==> xenon: inputs <==
## drawing_line_top
module drawing_line_top(
    input logic clk,
    input logic rst,
    output logic Hsync,
    output logic Vsync,
    output logic [3:0] vgaRed,
    output logic [3:0] vgaGreen,
    output logic [3:0] vgaBlue,
    input logic [11:0] x0,y0,x1,y1,
    output logic disp_en,
    output logic vga_clk,
    output logic [11:0] v_cntr, h_cntr
    );
Settings: LEC_CHECK=0, ABC_AREA=1, CAP_MARGIN=20, CELL_PAD_IN_SITES_GLOBAL_PLACEMENT=3, CORE_ASPECT_RATIO=0.66, CORE_MARGIN=2, CORE_UTILIZATION=40, CTS_CLUSTER_SIZE=81, GPL_TIMING_DRIVEN=0, HOLD_SLACK_MARGIN=0.16, MAX_ROUTING_LAYER=met4, PLACE_DENSITY_LB_ADDON=0.26, SLEW_MARGIN=5, TNS_END_PERCENT=30; clock period 10.0 ns.
run.sh (not shown) runs the stock make flow with config.mk's settings and CLKGATE_MAP_FILE=.
==> inputs of cedar, as changes to xenon <==
Settings changed: ABC_AREA 1 to default, CELL_PAD_IN_SITES_GLOBAL_PLACEMENT 3 to default, CORE_ASPECT_RATIO 0.66 to default, CTS_CLUSTER_SIZE 81 to default, GPL_TIMING_DRIVEN 0 to default, HOLD_SLACK_MARGIN 0.16 to default, MAX_ROUTING_LAYER met4 to default, PLACE_DENSITY_LB_ADDON 0.26 to default, SLEW_MARGIN 5 to 20, TNS_END_PERCENT 30 to default.
==> flow/constraint.sdc (replaced) <==
create_clock -name core_clock -period 6.11 [get_ports {clk}]
set_input_delay 1.2220 -clock core_clock [delete_from_list [all_inputs] [get_ports {clk}]]
set_output_delay 1.2220 -clock core_clock [all_outputs]
set_load 0.01 [all_outputs]
==> inputs of umber, as changes to xenon <==
Settings changed: ABC_AREA 1 to default, CELL_PAD_IN_SITES_GLOBAL_PLACEMENT 3 to default, CORE_ASPECT_RATIO 0.66 to default, CORE_UTILIZATION 40 to 56, CTS_CLUSTER_SIZE 81 to default, GPL_TIMING_DRIVEN 0 to default, HOLD_SLACK_MARGIN 0.16 to default, MAX_ROUTING_LAYER met4 to default, PLACE_DENSITY_LB_ADDON 0.26 to default, SLEW_MARGIN 5 to 20, TNS_END_PERCENT 30 to default.
==> flow/constraint.sdc (replaced) <==
create_clock -name core_clock -period 6.11 [get_ports {clk}]
set_input_delay 1.2220 -clock core_clock [delete_from_list [all_inputs] [get_ports {clk}]]
set_output_delay 1.2220 -clock core_clock [all_outputs]
set_load 0.01 [all_outputs]
==> results.cfg <==
; implementation run metrics
[floorplanning]
coreArea_sq_um = 79900
die_extent_in_x_microns = 354
fp.dieArea_sq_um = 83300
core_util_floorplan_pct = 40.5
die_height_microns = 235

[logic_synthesis]
syn-instance-count = 4938
area_fraction_in_and_or_nand_and_nor_cells_after_synthesis_pct = 29.4
synth_cell_type_count = 61
synthTopCellsByCount = sky130_fd_sc_hd__nand2_1 (1195), sky130_fd_sc_hd__inv_1 (556), sky130_fd_sc_hd__nor2_1 (477), sky130_fd_sc_hd__o21ai_0 (466), sky130_fd_sc_hd__nand3_1 (389)
netlist_area_sq_um = 32400
yosys.area_share.xor_xnor_pct = 5.72
sequential_cell_area_fraction_in_the_yosys_report_pct = 22.5
mux_area_share_pct = 0.0309

[outcome]
error = [ERROR FLW-0024] Place density exceeds 1.0 (current PLACE_DENSITY_LB_ADDON =  0.26). Please check if the value of  PLACE_DENSITY_LB_ADDON is between 0 and 0.99.
haltStage = 3_3_place_gp
status = did not finish
the above is filed under xenon

==> results.cfg <==
; implementation run metrics
[logic_synthesis]
synth_cell_type_count = 101
yosys.area_share.xor_xnor_pct = 10.0
netlist_area_sq_um = 30900
mux_area_share_pct = 2.38
sequential_cell_area_fraction_in_the_yosys_report_pct = 23.6

[floorplanning]
die_extent_in_x_microns = 282
core_util_floorplan_pct = 40.5
coreArea_sq_um = 76200
fp.dieArea_sq_um = 79400
die_height_microns = 282

[outcome]
status = timing/DRC/antenna clean
the above is filed under cedar

==> results.cfg <==
; implementation run metrics
[outcome]
status = timing/DRC/antenna clean

[logic_synthesis]
yosys.area_share.xor_xnor_pct = 10.0
synth_cell_type_count = 101
netlist_area_sq_um = 30900
area_fraction_in_and_or_nand_and_nor_cells_after_synthesis_pct = 19.3
sequential_cell_area_fraction_in_the_yosys_report_pct = 23.6
syn-instance-count = 3915
synth_area_leader_cell = sky130_fd_sc_hd__dfrtp_1
synthTopCellsByCount = sky130_fd_sc_hd__nand2_1 (556), sky130_fd_sc_hd__ha_1 (363), sky130_fd_sc_hd__o21ai_0 (328), sky130_fd_sc_hd__nor2_1 (291), sky130_fd_sc_hd__a21oi_1 (264)

[floorplanning]
coreArea_sq_um = 54800
core_util_floorplan_pct = 56.4
die_height_microns = 239
die_extent_in_x_microns = 239

[finish]
flops = 289

[detailed_routing]
dr_wl_met3_microns = 9170
the above is filed under umber

